==> inputs of branch garnet <==
==> flow/design.v <==
`timescale 1ns / 1ps
module frequency_divider
    # ( parameter
        freq = 1000
    )
    (
        input  wire clk100MHz,  
        input  wire rst,        
        output reg  clk_div,    
        output wire tick        
    );
    localparam LOOP_COUNTER_AT = 100_000_000 / freq / 2 ;
    reg [clog2(LOOP_COUNTER_AT)-1:0] count;
    always @( posedge(clk100MHz) )
    begin
        if(rst)
        begin : counter_reset
            count   <= 0;
            clk_div <= 1'b0;
        end
        else
        begin : counter_operate
            if (count == (LOOP_COUNTER_AT - 1))
            begin : counter_loop
                count   <= 0;
                clk_div <= ~clk_div;
            end
            else
            begin : counter_increment
                count   <= count + 1;
                clk_div <= clk_div;
            end
        end
    end
    assign tick = (count == (LOOP_COUNTER_AT - 1)) && !clk_div;
    function integer clog2(input integer number);
        begin
            clog2 = 0;
            while (number)
            begin
                clog2  = clog2 + 1;
                number = number >> 1;
            end
        end
    endfunction
endmodule
`timescale 1ns / 1ps
module clock_managment_unit(
    input wire clk,
    input wire rst,
    output wire clk_100MHz,
    output wire clk_40MHz,
    output wire clk_1KHz,
    output wire tick_40MHz,   
    output wire tick_1KHz     
    );
    frequency_divider 
    #(
        .freq(1000000)   
    )    
    my_1K_divider(
        .clk100MHz(clk),
        .rst(rst),
        .clk_div(clk_1KHz),
        .tick(tick_1KHz)
    );
    frequency_divider 
    #(
        .freq(40000000)
    )    
    my_40M_divider(
        .clk100MHz(clk),
        .rst(rst),
        .clk_div(clk_40MHz),
        .tick(tick_40MHz)
    );
     assign clk_100MHz =clk;
endmodule
`timescale 1ns / 1ps
module sensor_handler(
    input wire clk,
    input wire rst,
    input wire [3:0] sensors,
    output reg [10:0] position
    );
reg [10:0] position_nxt;
always @(posedge clk) begin
    if(rst)
        position <= 0;
    else 
        position <= position_nxt;
end
always @(*) begin
    case(sensors)
    4'b1001:    position_nxt = 500;
    4'b0111:    position_nxt = 1000;
    4'b0011:    position_nxt = 750;
    4'b1110:    position_nxt = 1;
    4'b1100:    position_nxt = 250;
    4'b1011:    position_nxt = 625;
    4'b1101:    position_nxt = 375;
    4'b0001:    position_nxt = 666;
    4'b1000:    position_nxt = 333;
    default:    position_nxt = 1023;    
endcase
end
endmodule
`timescale 1ns / 1ps
module pid(
    input wire clk,
    input wire en,   
    input wire rst,
    input wire [10:0] position,
    input wire kp_sw, ki_sw, kd_sw,  
    output reg [10:0] pid_output
    );
reg signed [10:0] error, error_nxt, error_sum, error_sum_nxt, error_dif, error_dif_nxt, error_prev;
reg signed [12:0] p, p_nxt, i, i_nxt, d, d_nxt;
reg signed [10:0] output_loaded_nxt, output_buf, output_buf_nxt;
localparam  
    K_P      = 1,
    K_P_DEN  = 2,
    K_I      = 5,
    K_I_DEN  = 100,
    K_D      = 1,
    K_D_DEN  = 200,
    TIME_DIV = 100;
always @(posedge clk) begin
    if(rst) begin
        error         <= 0;
        error_sum     <= 0;
        error_dif     <= 0;
        error_prev    <= 0;
        p             <= 0;
        i             <= 0;
        d             <= 0;
        output_buf    <= 0;
        pid_output    <= 0;
    end
    else if(en) begin 
        error         <= error_nxt;
        error_sum     <= error_sum_nxt;
        error_dif     <= error_dif_nxt;
        error_prev    <= error;
        p             <= p_nxt;
        i             <= i_nxt;
        d             <= d_nxt;
        output_buf    <= output_buf_nxt;
        pid_output    <= output_loaded_nxt;
    end
end
always @(*) begin
    error_nxt = 500 - position;
    error_sum_nxt = (error == 0) ? 0 : (error_sum + error);
    error_dif_nxt = error - error_prev;
    p_nxt = kp_sw ? (K_P * error)/K_P_DEN : 0;
    i_nxt = ki_sw ? (K_I * error_sum)/(TIME_DIV * K_I_DEN) : 0;
    d_nxt = kd_sw ? (K_D * error_dif * TIME_DIV)/K_D_DEN : 0;
    output_buf_nxt = p + i + d + 500;
    if(output_buf < 0) output_loaded_nxt = 0;
    else if(output_buf > 1000) output_loaded_nxt = 0;
    else output_loaded_nxt = output_buf;
end
endmodule
`timescale 1ns / 1ps
module servo_handler(
    input  wire clk,
    input  wire en,   
    input  wire rst,
    input  wire [10:0] pid_output,
    output reg  [7:0] servo_l,
    output reg  [7:0] servo_r
    );
reg [7:0] servo_l_nxt;
reg [7:0] servo_r_nxt;
reg [3:0] state,state_nxt;
reg [20:0] counter,counter_nxt;
reg [10:0] pid_buf;
localparam        
    idle              = 3'b000,
    turn_left         = 3'b001,
    turn_right        = 3'b010,
    stop              = 3'b111,
    servo_l_on        = 8'd157,
    servo_r_on        = 8'd137,
    servo_off         = 1'd0;
always @(posedge clk) begin
    if(rst) begin
        servo_l <=0;
        servo_r <=0;
        state   <=0;
        counter <=0;
        pid_buf <=0;
    end
    else if(en) begin
        servo_l <= servo_l_nxt;
        servo_r <= servo_r_nxt;
        state   <= state_nxt;
        counter <= counter_nxt;
        pid_buf <= pid_output;
    end
end
always @(*) begin
    servo_l_nxt = 0;
    servo_r_nxt = 0;
    counter_nxt = 0;
    case (state)
        idle: begin 
            counter_nxt=0;          
            if(pid_buf == 239) begin
                state_nxt =stop;
            end
            else if(pid_buf > 500) begin
                state_nxt=turn_left;
            end  
            else if(pid_buf < 500) begin
                state_nxt=turn_right;
            end
            else begin
                state_nxt=idle;
                servo_l_nxt = servo_l_on;
                servo_r_nxt = servo_r_on; 
            end    
        end      
        turn_right: begin
            counter_nxt=counter+1;
            servo_l_nxt = servo_l_on;
            servo_r_nxt =servo_off;
            if(counter >= pid_buf)
                state_nxt=idle;
            else
                state_nxt=turn_right;
        end
        turn_left: begin
            counter_nxt=counter+1;
            servo_l_nxt = servo_off;
            servo_r_nxt =servo_r_on;
            if(pid_buf < 500 || counter >= pid_buf - 500)
                state_nxt=idle;
            else
                state_nxt=turn_left;
        end
        stop: begin
            servo_l_nxt = servo_off;
            servo_r_nxt =servo_off;
            if(pid_buf == 239)
                state_nxt =stop;
            else 
                state_nxt=idle;
        end     
        default: state_nxt=idle;        
    endcase    
end
endmodule
`timescale 1ns / 1ps
module servo_to_PWM(
   input wire clk,
   input wire rst,
   input wire [7:0] servo_L,
   input wire [7:0] servo_R,
   output reg PWM_L,
   output reg PWM_R
   );
reg PWM_L_nxt;
reg PWM_R_nxt;
reg [19:0] counter,counter_nxt;
reg [20:0] servo_l_mul,servo_r_mul;
reg [7:0] servo_L_buf, servo_R_buf;
always@ (posedge clk) begin
   if(rst) begin
      counter <=0;
      PWM_L   <=0;
      PWM_R   <=0;
   end
   else begin
      counter <=counter_nxt;
      PWM_L   <=PWM_L_nxt;
      PWM_R   <=PWM_R_nxt;
   end
end 
always @* begin
   servo_l_mul =servo_L *1000;
   servo_r_mul =servo_R *1000;
   counter_nxt = counter+1;
   if(counter > 1000000) begin
      counter_nxt=0;
   end
   if(counter > servo_l_mul) begin
      PWM_L_nxt=0;
   end
   else begin
      PWM_L_nxt =1;
   end
   if(counter >servo_r_mul) begin
      PWM_R_nxt=0;
   end
   else begin
      PWM_R_nxt =1;
   end
end 
endmodule
`timescale 1ns / 1ps
module main(
    input wire clk,
    input wire rst,
    input wire [3:0] sensor,
    input wire [2:0] sw,
    output wire [1:0] servo
    );
wire [7:0] Servo_R;
wire [7:0] Servo_L;
wire clk_40MHz;
wire clk_1KHz;
wire clk_100MHz;
wire tick_40MHz;
wire tick_1KHz;
wire [10:0] pid_output, position;
servo_handler my_servo (
    .clk(clk_100MHz),
    .en(tick_1KHz),
    .rst(rst),
    .servo_l(Servo_L),
    .servo_r(Servo_R),
    .pid_output(pid_output)
);       
servo_to_PWM my_PWM(
    .clk(clk_100MHz),
    .rst(rst),
    .servo_L(Servo_L),
    .servo_R(Servo_R),
    .PWM_L(servo[0]),
    .PWM_R(servo[1])
);
clock_managment_unit my_clk(
.clk(clk),
.rst(rst),
.clk_100MHz(clk_100MHz),
.clk_40MHz(clk_40MHz),
.clk_1KHz(clk_1KHz),
.tick_40MHz(tick_40MHz),
.tick_1KHz(tick_1KHz)
);
pid my_pid(
    .kp_sw(sw[0]),
    .ki_sw(sw[1]),
    .kd_sw(sw[2]),
    .clk(clk_100MHz),
    .en(tick_40MHz),
    .rst(rst),
    .position(position),
    .pid_output(pid_output)
);
sensor_handler my_sensors(
    .clk(clk_100MHz),
    .rst(rst),
    .sensors(sensor),
    .position(position)
);
endmodule
==> flow/run.sh <==
#!/bin/bash
# the make line also repeats each setting of config.mk as NAME=value (left out here)
make -C /OpenROAD-flow-scripts/flow DESIGN_CONFIG=/design/flow/config.mk WORK_HOME=/design/flow/orfs CLKGATE_MAP_FILE= finish
==> flow/config.mk <==
export PLATFORM = sky130hd
export DESIGN_NAME = main
export DESIGN_NICKNAME = main
export VERILOG_FILES = /design/flow/design.v
export SDC_FILE = /design/flow/constraint.sdc
export NUM_CORES = 4
export LEC_CHECK = 0
export ABC_AREA = 1
export CAP_MARGIN = 20
export CORE_ASPECT_RATIO = 1.88
export CORE_MARGIN = 2
export CORE_UTILIZATION = 68
export CTS_CLUSTER_DIAMETER = 364
export CTS_CLUSTER_SIZE = 100
export PLACE_DENSITY = 0.36
export SLEW_MARGIN = 20
export TNS_END_PERCENT = 10
==> flow/constraint.sdc <==
create_clock -name core_clock -period 7.18 [get_ports {clk}]
set_input_delay 1.4360 -clock core_clock [delete_from_list [all_inputs] [get_ports {clk}]]
set_output_delay 1.4360 -clock core_clock [all_outputs]
set_load 0.01 [all_outputs]
==> inputs of branch fjord, as changes to branch garnet <==
==> flow/config.mk (replaced) <==
export PLATFORM = sky130hd
export DESIGN_NAME = main
export DESIGN_NICKNAME = main
export VERILOG_FILES = /design/flow/design.v
export SDC_FILE = /design/flow/constraint.sdc
export NUM_CORES = 4
export LEC_CHECK = 0
export CAP_MARGIN = 20
export CORE_MARGIN = 2
export CORE_UTILIZATION = 61
export CTS_CLUSTER_DIAMETER = 65
export SLEW_MARGIN = 20
export TNS_END_PERCENT = 5
==> flow/constraint.sdc (replaced) <==
create_clock -name core_clock -period 7.57 [get_ports {clk}]
set_input_delay 1.5140 -clock core_clock [delete_from_list [all_inputs] [get_ports {clk}]]
set_output_delay 1.5140 -clock core_clock [all_outputs]
set_load 0.01 [all_outputs]
==> inputs of branch cedar, as changes to branch garnet <==
==> flow/config.mk (replaced) <==
export PLATFORM = sky130hd
export DESIGN_NAME = main
export DESIGN_NICKNAME = main
export VERILOG_FILES = /design/flow/design.v
export SDC_FILE = /design/flow/constraint.sdc
export NUM_CORES = 4
export LEC_CHECK = 0
export ABC_AREA = 1
export CAP_MARGIN = 20
export CORE_MARGIN = 2
export CORE_UTILIZATION = 72
export CTS_CLUSTER_SIZE = 79
export PLACE_DENSITY_LB_ADDON = 0.04
export SLEW_MARGIN = 20
export TNS_END_PERCENT = 70
==> flow/constraint.sdc (replaced) <==
create_clock -name core_clock -period 11.4 [get_ports {clk}]
set_input_delay 2.2800 -clock core_clock [delete_from_list [all_inputs] [get_ports {clk}]]
set_output_delay 2.2800 -clock core_clock [all_outputs]
set_load 0.01 [all_outputs]
==> comparison table <==
|  | branch cedar | branch garnet | branch fjord |
|---|---|---|---|
| Number of DRC markers after the initial detailed-route iteration | 1,984 | 1,298 | 1,469 |
| WP data required | 11.81 ns | 7.57 ns | 7.96 ns |
| Synth Instances | 2,444 | 2,444 | 2,101 |
| Worst slew margin | 29.96% | 30.71% | 34.85% |
| Synthesized area per cell | 6.598 um^2 | 6.598 um^2 | 7.882 um^2 |
| Routability cong. | 0.9297 | 0.9611 | 0.9671 |
| Maximum number of pins on one net before global-route repair | 62 | 91 | 95 |
| First-pass GRT wire length | 69.20 mm | 74.88 mm | 83.86 mm |
| Post-synthesis simple-gate area fraction | 34.16% | 34.16% | 21.83% |
| Final tally of setup violations | 4 | 11 | 11 |
| Total tool warning count | 44 | 49 | 49 |
| Critical path endpoint | my_pid.d[8]$_SDFFE_PP0P_ | my_pid.d[8]$_SDFFE_PP0P_ | my_pid.d[9]$_SDFFE_PP0P_ |
| Origin of the worst setup path | my_pid.error_dif[1]$_SDFFE_PP0P_ | my_pid.error_dif[2]$_SDFFE_PP0P_ | my_pid.error_dif[2]$_SDFFE_PP0P_ |
| Cell count along the critical path | 87 | 86 | 51 |
| Final Skew | 0.01812 ns | 0.01156 ns | 0.01362 ns |
| Status | finished with violations | finished with violations | finished with violations |
| Violated checks | setup timing | setup timing | setup timing |
| Placement Cell Area | 16,890 um^2 | 18,710 um^2 | 20,150 um^2 |
| Worst Setup Slack post-DPL | -0.5847 ns | -4.281 ns | -4.692 ns |
| Floorplan net count | 2,633 | 2,633 | 2,290 |
| Setup tns final | -0.4686 ns | -49.29 ns | -48.42 ns |
| Hold slack | 0.4652 ns | 0.4597 ns | 0.4570 ns |
| Filler cell count | 1,101 | 1,396 | 1,791 |
